==> inputs of 01-10 <==
==> flow/design.v <==
module axi_s_to_fifos #(
    parameter integer FIFO_DEPTH = 32,
    parameter integer C_DATA_WIDTH = 32
)(
    input  logic                     clk,
    input  logic                     nrst,
    input  logic [31:0]  awaddr,
    input  logic [3:0]               awprot,
    input  logic                     awvalid,
    output logic                     awready,
    input  logic [C_DATA_WIDTH-1:0]  wdata,
    input  logic [C_DATA_WIDTH/8-1:0] wstrb,
    input  logic                     wvalid,
    output logic                     wready,
    output logic [1:0]               bresp,
    output logic                     bvalid,
    input  logic                     bready,
    input  logic [31:0]  araddr,
    input  logic [3:0]               arprot,
    input  logic                     arvalid,
    output logic                     arready,
    output logic [C_DATA_WIDTH-1:0]  rdata,
    output logic [1:0]               rresp,
    output logic                     rvalid,
    input  logic                     rready,
    input logic [C_DATA_WIDTH-1:0]  fifo_wdata,
    output logic                    fifo_full,
    output logic                    fifo_almost_full,
    input logic                     fifo_wena,
    output logic [C_DATA_WIDTH-1:0] fifo_rdata,
    output logic                    fifo_empty,
    output logic                    fifo_almost_empty,
    input logic                     fifo_rena
);
    localparam ADDR_STATUS  = 0;
    localparam ADDR_WRITE   = 1;
    localparam ADDR_READ    = 2;
    localparam BYTES        = C_DATA_WIDTH/8;
    localparam ADDR_LSB     = $clog2(BYTES); 
    logic [C_DATA_WIDTH-1:0]    reg_write   [0:FIFO_DEPTH-1];
    logic [C_DATA_WIDTH-1:0]    reg_read    [0:FIFO_DEPTH-1];
    logic [31:0]                araddr_reg;
    logic [31:0]                awaddr_reg;
    logic [C_DATA_WIDTH-1:0]    wdata_reg;
    logic full2;
    logic almost_full2;
    logic empty2;
    logic almost_empty2;
    logic full1;
    logic almost_full1;
    logic empty1;
    logic almost_empty1;
    logic wrote_axi;
    logic rd_pop;
    logic push_fifo1;
    logic pop_fifo1;
    logic push_fifo2;
    logic pop_fifo2;
    localparam int INDEX_W = $clog2(FIFO_DEPTH);
    logic [INDEX_W-1:0] write_index_axi, read_index_axi;
    logic [INDEX_W-1:0] write_index_fifo, read_index_fifo;
    logic [INDEX_W:0]   size_fifo1, size_fifo2;
    typedef enum logic {
        IDLE_READ,
        READ_DATA
    } state_read;
    state_read state_r;
    always_ff @(posedge clk or negedge nrst) begin
        if (!nrst) begin
            arready             <= 0;
            araddr_reg          <= 0;
            rdata               <= 0;
            rresp               <= 0;
            rvalid              <= 0;
            state_r             <= IDLE_READ;
            read_index_axi      <= 0;
            rd_pop              <= 0;
        end else begin
            case (state_r)
                IDLE_READ: begin
                    arready     <= 1;
                    if (arvalid && arready) begin
                        araddr_reg  <= araddr;
                        state_r     <= READ_DATA;
                        arready <= 0;
                    end
                end
                READ_DATA: begin
                    if (!rvalid) begin
                        rvalid  <= 1;
                        rresp   <= 0;
                        rd_pop  <= (araddr_reg[31:ADDR_LSB] == ADDR_READ) && !empty1;
                        if (araddr_reg[31:ADDR_LSB] == ADDR_STATUS) begin
                            rdata   <= {28'b0,
                                        full2,
                                        almost_full2,
                                        empty1,
                                        almost_empty1};
                        end else if (araddr_reg[31:ADDR_LSB] == ADDR_READ && !empty1) begin
                            rdata   <= reg_read[read_index_axi];
                        end else begin
                            rdata   <= 0;
                        end
                    end else if (rready) begin
                        if (rd_pop) begin
                            read_index_axi <= read_index_axi + 1;
                            if (read_index_axi == FIFO_DEPTH - 1) begin
                                read_index_axi <= 0;
                            end
                        end
                        rvalid  <= 0;
                        state_r <= IDLE_READ;
                    end
                end
                default: begin
                    state_r <= IDLE_READ;
                end
            endcase
        end
    end
    always_ff @(posedge clk or negedge nrst) begin
        if (!nrst) begin
            for (int i = 0; i < FIFO_DEPTH; i++) begin
                reg_read[i]     <= '0;
            end
            write_index_fifo    <= 0;
        end else begin
            if (fifo_wena && !full1) begin
                reg_read[write_index_fifo] <= fifo_wdata;
                write_index_fifo <= write_index_fifo + 1;
                if (write_index_fifo == FIFO_DEPTH - 1) begin
                    write_index_fifo <= 0;
                end
            end
        end
    end
    always_comb begin
        push_fifo1 = (fifo_wena && !full1);
        pop_fifo1 = rd_pop && (state_r == READ_DATA) && (rready && rvalid);
    end
    always_ff @(posedge clk or negedge nrst) begin
        if (!nrst) begin
            size_fifo1 <= FIFO_DEPTH;
        end else begin
            size_fifo1 <= size_fifo1 + pop_fifo1 - push_fifo1;
        end
    end
    typedef enum logic [1:0] {
        IDLE_WRITE,
        HAVE_AW,
        HAVE_W,
        RESP
    } state_write;
    state_write state_w;
    always_ff @(posedge clk or negedge nrst) begin
        if (!nrst) begin
            awready         <= 0;
            wready          <= 0;
            bvalid          <= 0;
            bresp           <= 0;
            awaddr_reg      <= 0;
            wdata_reg       <= 0;
            wrote_axi       <= 0;
            write_index_axi <= 0;
            state_w         <= IDLE_WRITE;
            for (int i = 0; i < FIFO_DEPTH; i++) begin
                reg_write[i] <= '0;
            end
        end else begin
            case (state_w)
                IDLE_WRITE: begin
                    awready <= 1;
                    wready  <= 1;
                    wrote_axi   <= 0;
                    if ((wvalid && wready) && (awvalid && awready)) begin
                        wdata_reg   <= wdata;
                        awaddr_reg  <= awaddr;
                        wready      <= 0;
                        awready     <= 0;
                        state_w     <= RESP;
                    end else if (awvalid && awready) begin
                        awaddr_reg  <= awaddr;
                        awready     <= 0;
                        state_w     <= HAVE_AW;
                    end else if (wvalid && wready) begin
                        wdata_reg   <= wdata;
                        wready      <= 0;
                        state_w     <= HAVE_W;
                    end
                end
                HAVE_AW: begin
                    wready  <= 1;
                    if (wvalid && wready) begin
                        wdata_reg   <= wdata;
                        wready      <= 0;
                        state_w     <= RESP;
                    end
                end
                HAVE_W: begin
                    awready <= 1;
                    if (awvalid && awready) begin
                        awaddr_reg  <= awaddr;
                        awready     <= 0;
                        state_w     <= RESP;
                    end
                end
                RESP: begin
                    if (awaddr_reg[31:ADDR_LSB] == ADDR_WRITE && !wrote_axi && !full2) begin
                        reg_write[write_index_axi] <= wdata_reg;
                        write_index_axi <= write_index_axi + 1;
                        if (write_index_axi == FIFO_DEPTH - 1) begin
                            write_index_axi <= 0;
                        end
                        wrote_axi <= 1;
                    end
                    bvalid  <= 1;
                    bresp   <= 0;
                    if (bready && bvalid) begin
                        bvalid  <= 0;
                        state_w <= IDLE_WRITE;
                    end
                end
                default: begin
                    state_w <= IDLE_WRITE;
                end
            endcase
        end
    end
    always_ff @(posedge clk or negedge nrst) begin
        if (!nrst) begin
            read_index_fifo <= 0;
        end else begin
            if (fifo_rena && !empty2) begin
                read_index_fifo <= read_index_fifo + 1;
                if (read_index_fifo == FIFO_DEPTH - 1) begin
                    read_index_fifo <= 0;
                end
            end
        end
    end
    always_comb begin
        pop_fifo2 = (fifo_rena && !empty2);
        push_fifo2 = (awaddr_reg[31:ADDR_LSB] == ADDR_WRITE && !wrote_axi && !full2) && (state_w == RESP);
    end
    always_ff @(posedge clk or negedge nrst) begin
        if (!nrst) begin
            size_fifo2 <= FIFO_DEPTH;
        end else begin
            size_fifo2 <= size_fifo2 + pop_fifo2 - push_fifo2;
        end
    end
    always_comb fifo_rdata = reg_write[read_index_fifo];
    always_comb begin
        empty2        = size_fifo2 == FIFO_DEPTH;
        almost_empty2 = size_fifo2 == (FIFO_DEPTH - 1);
        full2         = size_fifo2 == 0;
        almost_full2  = size_fifo2 == 1;
        empty1         = size_fifo1 == FIFO_DEPTH;
        almost_empty1  = size_fifo1 == (FIFO_DEPTH - 1);
        full1          = size_fifo1 == 0;
        almost_full1   = size_fifo1 == 1;
        fifo_full           = full1;
        fifo_almost_full    = almost_full1;
        fifo_empty          = empty2;
        fifo_almost_empty   = almost_empty2;
    end
endmodule
==> flow/run.sh <==
#!/bin/bash
# the make line also repeats each setting of config.mk as NAME=value (left out here)
make -C /OpenROAD-flow-scripts/flow DESIGN_CONFIG=/design/flow/config.mk WORK_HOME=/design/flow/orfs CLKGATE_MAP_FILE= finish
==> flow/config.mk <==
export PLATFORM = sky130hd
export DESIGN_NAME = axi_s_to_fifos
export DESIGN_NICKNAME = axi_s_to_fifos
export VERILOG_FILES = /design/flow/design.v
export SDC_FILE = /design/flow/constraint.sdc
export NUM_CORES = 4
export LEC_CHECK = 0
export CAP_MARGIN = 15
export CELL_PAD_IN_SITES_GLOBAL_PLACEMENT = 0
export CORE_ASPECT_RATIO = 0.72
export CORE_MARGIN = 2
export CORE_UTILIZATION = 72
export CTS_CLUSTER_DIAMETER = 344
export CTS_CLUSTER_SIZE = 15
export PLACE_DENSITY_LB_ADDON = 0.04
export SETUP_SLACK_MARGIN = 0.48
export SLEW_MARGIN = 20
export TNS_END_PERCENT = 75
==> flow/constraint.sdc <==
create_clock -name core_clock -period 4.03 [get_ports {clk}]
set_input_delay 0.8060 -clock core_clock [delete_from_list [all_inputs] [get_ports {clk}]]
set_output_delay 0.8060 -clock core_clock [all_outputs]
set_load 0.01 [all_outputs]
==> 06-12 (differences from 01-10) <==
CAP_MARGIN = 20   (was 15)
CELL_PAD_IN_SITES_GLOBAL_PLACEMENT = not set   (was 0)
CORE_ASPECT_RATIO = not set   (was 0.72)
CORE_UTILIZATION = 40   (was 72)
CTS_CLUSTER_DIAMETER = not set   (was 344)
CTS_CLUSTER_SIZE = not set   (was 15)
PLACE_DENSITY_LB_ADDON = not set   (was 0.04)
SETUP_SLACK_MARGIN = 0.94   (was 0.48)
TNS_END_PERCENT = not set   (was 75)
==> flow/constraint.sdc (replaced) <==
create_clock -name core_clock -period 7.26 [get_ports {clk}]
set_input_delay 1.4520 -clock core_clock [delete_from_list [all_inputs] [get_ports {clk}]]
set_output_delay 1.4520 -clock core_clock [all_outputs]
set_load 0.01 [all_outputs]
==> results <==
Internal power contribution: 01-10 41.2 mW; 06-12 24.5 mW
Starting utilization of the core area: 01-10 0.724; 06-12 0.402
Worst supply voltage drop on vdd: 01-10 431 uV; 06-12 257 uV
Summed area of non-filler cells in the final layout: 01-10 115000 um2; 06-12 113000 um2
Clock Skews: 01-10 0.0286 ns; 06-12 0.0997 ns
Area used by sequential logic in the layout: 01-10 55500 um2; 06-12 55500 um2
Max FO, Critical Path: 01-10 5; 06-12 40
Run status: 01-10 failed layout checks; 06-12 finished clean
Layout check failures: 01-10 negative setup slack; 06-12 -
Final total power: 01-10 59.4 mW; 06-12 34.8 mW
DP HPWL: 01-10 231000 um; 06-12 224000 um
Total global routing track utilization: 01-10 0.535; 06-12 0.300
Switching Fraction: 01-10 0.307; 06-12 0.296
Pin count of the biggest net entering global routing: 01-10 116; 06-12 190
Share of total power in the clock network: 01-10 0.261; 06-12 0.350
Fin Hold WS: 01-10 0.487 ns; 06-12 0.410 ns
Clock-pin slew of the registers on the worst-case setup and hold paths: 01-10 0.07 ns; 06-12 0.06 ns
Required time reported for the critical path endpoint: 01-10 3.22 ns; 06-12 5.81 ns
Power consumed by combinational cells: 01-10 15.2 mW; 06-12 6.74 mW
Area of the core region: 01-10 136000 um2; 06-12 246000 um2
Crit path setup slack, layout: 01-10 -0.328 ns; 06-12 0.886 ns
Total power density per cell area: 01-10 519 nW/um2; 06-12 308 nW/um2
Leak: 01-10 54.5 nW; 06-12 53.2 nW
Routing usage on met2: 01-10 0.675; 06-12 0.458

---

==> 09-22 <==
Starts from the design.v that is shown in full above.
export LEC_CHECK = 0
export ABC_AREA = 0
export CAP_MARGIN = 20
export CELL_PAD_IN_SITES_DETAIL_PLACEMENT = 2
export CELL_PAD_IN_SITES_GLOBAL_PLACEMENT = 0
export CORE_MARGIN = 9
export CORE_UTILIZATION = 16
export CTS_CLUSTER_SIZE = 98
export HOLD_SLACK_MARGIN = -0.04
export PLACE_DENSITY_LB_ADDON = 0.0
export SLEW_MARGIN = 10
create_clock -name core_clock -period 10.2 [get_ports {clk}]
run.sh (not shown) runs the stock make flow with config.mk's settings and CLKGATE_MAP_FILE=.
==> 05-04 (differences from 09-22) <==
ABC_AREA = default   (was 0)
CELL_PAD_IN_SITES_DETAIL_PLACEMENT = default   (was 2)
CELL_PAD_IN_SITES_GLOBAL_PLACEMENT = default   (was 0)
CORE_MARGIN = 2   (was 9)
CORE_UTILIZATION = 40   (was 16)
CTS_CLUSTER_SIZE = default   (was 98)
HOLD_SLACK_MARGIN = default   (was -0.04)
PLACE_DENSITY_LB_ADDON = default   (was 0.0)
SLEW_MARGIN = 20   (was 10)
==> flow/constraint.sdc (replaced) <==
create_clock -name core_clock -period 8.0 [get_ports {clk}]
set_input_delay 1.6000 -clock core_clock [delete_from_list [all_inputs] [get_ports {clk}]]
set_output_delay 1.6000 -clock core_clock [all_outputs]
set_load 0.01 [all_outputs]
==> 08-10 (differences from 09-22) <==
ABC_AREA = default   (was 0)
CELL_PAD_IN_SITES_DETAIL_PLACEMENT = default   (was 2)
CORE_MARGIN = 2   (was 9)
CORE_UTILIZATION = 61   (was 16)
CTS_CLUSTER_SIZE = default   (was 98)
HOLD_SLACK_MARGIN = default   (was -0.04)
SLEW_MARGIN = 20   (was 10)
==> flow/constraint.sdc (replaced) <==
create_clock -name core_clock -period 4.12 [get_ports {clk}]
set_input_delay 0.8240 -clock core_clock [delete_from_list [all_inputs] [get_ports {clk}]]
set_output_delay 0.8240 -clock core_clock [all_outputs]
set_load 0.01 [all_outputs]
==> results <==
	08-10	05-04	09-22
Last weighted congestion value of the routability-driven placer	0.936	0.848	0.706
Antenna violations before repair	19	35	71
# Post-CTS Setup Buffers	101	0	0
Min setup slack post-route	-0.260 ns	0.715 ns	1.86 ns
Count of tool warnings	93	94	119
Hold-fix buffers, CTS	1	0	0
Sequential share of power	44.2%	45.6%	40.0%
Number of global-route vias before repair	72,354	69,675	77,572
Cell depth of the worst flop-to-flop path	8	12	12
Length of routed met3 wiring	36.0 mm	34.1 mm	13.7 mm
Final non-filler cell area	118,000 sq um	113,000 sq um	124,000 sq um
Fillcell total	10,779	21,782	66,713
Critical path arrival	3.56 ns	5.68 ns	6.30 ns
Critical path fanouts, max	6	35	32
Status	failed layout checks	finished clean	finished clean
Reasons for failing layout checks	setup timing	-	-
Cell Area, Placed	106,000 sq um	105,000 sq um	113,000 sq um
Cell depth of the worst setup path	13	8	8
Estimated wirelength of the detail-placed design	233 mm	223 mm	398 mm
Power consumption	0.0633 W	0.0317 W	0.0284 W
Final core occ	73.1%	46.0%	20.1%
Global-route usage over all layers	45.7%	29.8%	19.2%
Clock share of power	33.4%	35.5%	40.4%
Worst hold-check slack	0.487 ns	0.489 ns	0.482 ns

---

==> 09-24: inputs <==
Starts from the design.v that is shown in full above.
make LEC_CHECK=0 CAP_MARGIN=10 CORE_MARGIN=2 CORE_UTILIZATION=72 CTS_CLUSTER_SIZE=44 MAX_ROUTING_LAYER=met4 PLACE_DENSITY=0.65 SETUP_SLACK_MARGIN=1.07 SLEW_MARGIN=20 finish   # period 4.08 ns
==> inputs of 09-14, as changes to 09-24 <==
Settings changed: CAP_MARGIN 10 to 20, CORE_UTILIZATION 72 to 24, CTS_CLUSTER_SIZE 44 to default, MAX_ROUTING_LAYER met4 to default, PLACE_DENSITY 0.65 to default, SETUP_SLACK_MARGIN 1.07 to default.
==> flow/constraint.sdc (replaced) <==
create_clock -name core_clock -period 10.4 [get_ports {clk}]
set_input_delay 2.0800 -clock core_clock [delete_from_list [all_inputs] [get_ports {clk}]]
set_output_delay 2.0800 -clock core_clock [all_outputs]
set_load 0.01 [all_outputs]
==> qor summary <==
item	09-14	09-24
Outcome	complete, no violations	failed layout checks
Reasons for failing layout checks	-	hold timing, setup timing
Fraction of area in clock buffers and inverters	7.49%	6.08%
Internal power contribution	0.0177 W	0.0445 W
Portion of the clock cycle consumed by the worst path in the final layout	75.7%	108%
Most common cell on crit path	sky130_fd_sc_hd__buf_4	sky130_fd_sc_hd__buf_12
Final RePlAce weighted congestion	0.837	0.971
Power drawn by the sequential cells	0.0111 W	0.0285 W
Non-clock buffer count	421	933
Net switching fraction of the power	29.5%	29.9%
Clock network fraction of design power	37.4%	32.0%
Number of placed cells counting well taps	12506	9129
Die outline area	417000 sq um	140000 sq um
Area share of buffers outside the clock network	3.25%	8.23%
Slew @ Worst Pin	1.30 ns	1.30 ns
Proportion of power drawn by flip-flops and latches	44.4%	44.8%
Ratio of total power to cell area	216 nW/um^2	539 nW/um^2
Top routing layer in use	met5	met4
Worst reg2reg path endpoint	rdata[7]$_DFFE_PN0P_	rdata[8]$_DFFE_PN0P_
Power figures rest on the tool's default switching activity, not on a simulated workload.
